==> flow/design.v (excerpt) <==
module ALU_Top #(parameter width = 16 ,
                   Arith_width = width + width ,
                   Logic_width = width,	
                   CMP_width   = width,
                   Shift_width = width)(
input wire [width-1:0] A,
input wire [width-1:0] B,
input wire CLK,
input wire RST,
input wire [3:0] ALU_FUN,
output wire [Arith_width-1:0]  Arith_OUT,
output wire                    Carry_OUT,
output wire                    Arith_Flag,
output wire [Logic_width-1:0]  Logic_OUT,  
output wire                    Logic_Flag,
output wire [CMP_width-1:0]    CMP_OUT,    
output wire                    CMP_Flag,
output wire [Shift_width-1:0]  Shift_OUT,
output wire                    Shift_Flag
);
wire Arith_Enable ,Logic_Enable , CMP_Enable , Shift_Enable;
DECODER u_decoder(
.ALU_FUN(ALU_FUN[3:2]),
.Arith_Enable(Arith_Enable),
.Logic_Enable(Logic_Enable),
.CMP_Enable(CMP_Enable),
.Shift_Enable(Shift_Enable)
);
ARITHMETIC_UNIT #(.width(width),.Arith_width(Arith_width)) u_arithmatic(
.A(A),
.B(B),
.ALU_FUN(ALU_FUN[1:0]),
.CLK(CLK),
.RST(RST),
.Arith_Enable(Arith_Enable),
.Arith_OUT(Arith_OUT),
.Carry_OUT(Carry_OUT),
.Arith_Flag(Arith_Flag)
);
LOGIC_UNIT #(.width(width),.Logic_width(Logic_width)) u_logic(
.A(A),
.B(B),
.ALU_FUN(ALU_FUN[1:0]),
.CLK(CLK),
.RST(RST),
.Logic_Enable(Logic_Enable),
.Logic_OUT(Logic_OUT),
.Logic_Flag(Logic_Flag)
);
CMP_UNIT #(.width(width),.CMP_width(CMP_width)) u_cmp(
.A(A),
.B(B),
.ALU_FUN(ALU_FUN[1:0]),
.CLK(CLK),
.RST(RST),
.CMP_Enable(CMP_Enable),
.CMP_OUT(CMP_OUT),
.CMP_Flag(CMP_Flag)
);
SHIFT_UNIT #(.width(width),.Shift_width(Shift_width)) u_shift(
.A(A),
.B(B),
.ALU_FUN(ALU_FUN[1:0]),
.CLK(CLK),
.RST(RST),
.Shift_Enable(Shift_Enable),
.Shift_OUT(Shift_OUT),
.Shift_Flag(Shift_Flag)
);
endmodule
export LEC_CHECK = 0
export CAP_MARGIN = 20
export CORE_MARGIN = 2
export CORE_UTILIZATION = 72
export PLACE_DENSITY_LB_ADDON = 0.2
export SLEW_MARGIN = 20
create_clock -name core_clock -period 78.2 [get_ports {CLK}]
run.sh (not shown) runs the stock make flow with config.mk's settings and CLKGATE_MAP_FILE=.
The first run aborted during 3_5_place_dp with DPL-0038.
Rerun with:
--- a/flow/config.mk
+++ b/flow/config.mk
@@ -10,2 +10 @@
-export CORE_UTILIZATION = 72
-export PLACE_DENSITY_LB_ADDON = 0.2
+export CORE_UTILIZATION = 58
==> flow/constraint.sdc (replaced) <==
create_clock -name core_clock -period 75.6 [get_ports {CLK}]
set_input_delay 15.1200 -clock core_clock [delete_from_list [all_inputs] [get_ports {CLK}]]
set_output_delay 15.1200 -clock core_clock [all_outputs]
set_load 0.01 [all_outputs]
Now the flow stopped in 5_1_grt.
Synthesized cell count does not change.
Area after synthesis does not change.
Die area increases by 24%.
Rerun with:
--- a/flow/config.mk
+++ b/flow/config.mk
@@ -10 +10 @@
-export CORE_UTILIZATION = 58
+export CORE_UTILIZATION = 40
==> flow/constraint.sdc (replaced) <==
create_clock -name core_clock -period 92.7 [get_ports {CLK}]
set_input_delay 18.5400 -clock core_clock [delete_from_list [all_inputs] [get_ports {CLK}]]
set_output_delay 18.5400 -clock core_clock [all_outputs]
set_load 0.01 [all_outputs]
Effect: The new run passed the timing, design-rule and antenna checks; synthesized cell count is unchanged; die size went up by about 44%; area after synthesis is unchanged.
Rerun with:
--- a/flow/config.mk
+++ b/flow/config.mk
@@ -7,0 +8 @@
+export ABC_AREA = 1
@@ -10 +11 @@
-export CORE_UTILIZATION = 40
+export CORE_UTILIZATION = 69
==> flow/constraint.sdc (replaced) <==
create_clock -name core_clock -period 41.7 [get_ports {CLK}]
set_input_delay 8.3400 -clock core_clock [delete_from_list [all_inputs] [get_ports {CLK}]]
set_output_delay 8.3400 -clock core_clock [all_outputs]
set_load 0.01 [all_outputs]
Outcome:
- This time the run stopped in 4_1_cts (DPL-0038)
- synthesized cell count goes up by about 11%
- area after synthesis went down by 3.3%
- die size shrinks by about 43%
Rerun with:
--- a/flow/config.mk
+++ b/flow/config.mk
@@ -8 +7,0 @@
-export ABC_AREA = 1
@@ -11 +10 @@
-export CORE_UTILIZATION = 69
+export CORE_UTILIZATION = 58
@@ -12,0 +12 @@
+export TNS_END_PERCENT = 5
==> flow/constraint.sdc (replaced) <==
create_clock -name core_clock -period 84.7 [get_ports {CLK}]
set_input_delay 16.9400 -clock core_clock [delete_from_list [all_inputs] [get_ports {CLK}]]
set_output_delay 16.9400 -clock core_clock [all_outputs]
set_load 0.01 [all_outputs]
Result:
- The changed run completed without violations
- synthesized area climbs by 3.4%
- die area climbs by about 23%
- synthesized cell count drops by 10%
Rerun with:
--- a/flow/config.mk
+++ b/flow/config.mk
@@ -7,0 +8 @@
+export ABC_AREA = 1
@@ -10 +11 @@
-export CORE_UTILIZATION = 58
+export CORE_UTILIZATION = 69
@@ -12 +13 @@
-export TNS_END_PERCENT = 5
+export TNS_END_PERCENT = 40
==> flow/constraint.sdc (replaced) <==
create_clock -name core_clock -period 146.0 [get_ports {CLK}]
set_input_delay 29.2000 -clock core_clock [delete_from_list [all_inputs] [get_ports {CLK}]]
set_output_delay 29.2000 -clock core_clock [all_outputs]
set_load 0.01 [all_outputs]
What happened: Die size shrinks by 18%. Final cell count goes down by 3.9%. Critical path depth rises by 252. Worst setup slack improves by 27 ns.

========
## sierra
Starting RTL as in the previous note.
Settings: LEC_CHECK=0, CAP_MARGIN=20, CORE_ASPECT_RATIO=0.5, CORE_MARGIN=2, CORE_UTILIZATION=23, CTS_CLUSTER_DIAMETER=382, CTS_CLUSTER_SIZE=100, SLEW_MARGIN=20, TNS_END_PERCENT=20; clock period 95.0 ns.
In summary, sierra completed successfully, with a layout that passed the timing, design-rule and antenna checks.
#### Input delta (pepper over sierra)
- TNS_END_PERCENT removed (was 20)
- CTS_CLUSTER_SIZE changed from 100 to 23
- CORE_UTILIZATION changed from 23 to 40
Findings:
- Diff sierra -> pepper | sequential share of layout area | increase of 0.33 points
- Maximum operating frequency in pepper is about 0.8% lower than in sierra
- Going from sierra to pepper, the antenna diode count was found to have gone down by 8.
What nickel does differently from pepper at the input level:
- CORE_ASPECT_RATIO: 0.5 -> unset
- CTS_CLUSTER_SIZE: 23 -> unset
- CTS_CLUSTER_DIAMETER: 382 -> unset
- CORE_UTILIZATION: 40 -> 59
- the clock period (ns, I/O delays scaled along): 95.0 -> 75.6
--- outcome ---
No final results exist for nickel, since it was stopped by error GRT-0232 during 5_1_grt.
Die size: nickel is under pepper
Against pepper, floorplan row count in nickel rose by more than 10%.
Cmp nickel vs pepper: global placer's final weighted congestion higher in nickel
Instance count after placement with tap cells included up 17% in nickel wrt pepper
Relative to pepper, total half-perimeter wirelength after legalization and detailed placement increased by about 11% in nickel.
nickel -> pepper: total number of clock tree sinks delta 0, exact match
Looking at total placed instance area across pepper and nickel, the one that comes out lower is pepper.
Going from pepper to nickel, number of cells upsized or downsized after cts grows by 361.
Effective utilization at floorplan: nickel vs pepper up 20 points
Minimum setup slack after placement on nickel is behind pepper.
From pepper to nickel, total cell area reported by yosys after synthesis did not move at all.
> inputs changed (nickel -> tundra)
- changing CORE_UTILIZATION from 59 to 53
- changing the clock period (ns, I/O delays scaled along) from 75.6 to 76.9
### Flow results
- tundra -> stages 100% | layout checks FAIL | max-capacitance violations, max-slew violations, negative setup slack
- Comparing tundra against nickel, there is no change at all in mux share of post-synthesis cell area.
- Against nickel, tundra comes in 870 microns lower on post-DP HPWL.
- When tundra is measured against nickel, its row count turns out about 6% higher.
- tundra vs nickel — placement-stage cell area climbed slightly
- Diff nickel..tundra | cell area after synthesis | unchanged
- Of tundra and nickel, nickel shows the lower overall chip area, with tundra above it.
- nickel -> tundra: post-synthesis share of cell area spent on full adders, half adders and majority gates flat
- Going from nickel to tundra, width of the chip grew by a few percent.
- Summary of the comparison: post-placement worst setup slack is higher in tundra, relative to nickel.
- Number of setup buffers added after CTS delta for tundra relative to nickel: 15 lower
[inputs] quartz vs tundra
- ABC_AREA: unset -> 1
- CORE_UTILIZATION: 53 -> 72
- CTS_CLUSTER_SIZE: unset -> 10
- the clock period (ns, I/O delays scaled along): 76.9 -> 41.7
[summary]
quartz: it failed during 3_5_place_dp, and the tool reported DPL-0038.
quartz: fraction of synthesized area in multiplexers 2.8 points below tundra
The post-synthesis simple-gate area fraction in quartz was higher than what tundra gave.
Compared with tundra, quartz shows synthesized cell count that has gone up by more than 10%.
Inputs modified between quartz and amber:
- CORE_UTILIZATION changed from 72 to 58
- ABC_AREA removed (was 1)
- CTS_CLUSTER_SIZE removed (was 10)
- the clock period (ns, I/O delays scaled along) changed from 41.7 to 51.6
[summary]
The flow ended early for amber: it failed with a tool error in 5_1_grt. Routability-driven placement congestion ratio of amber falls short of that of quartz slightly. XOR/XNOR share of the synthesized area (amber over quartz): increase, 0.99 points. Delta (amber minus quartz): number of rows in the core area rose by 12, synthesized cell count fell by 703, starting utilization of the core area fell by 14 points, average cell area after synthesis rose by 15%.
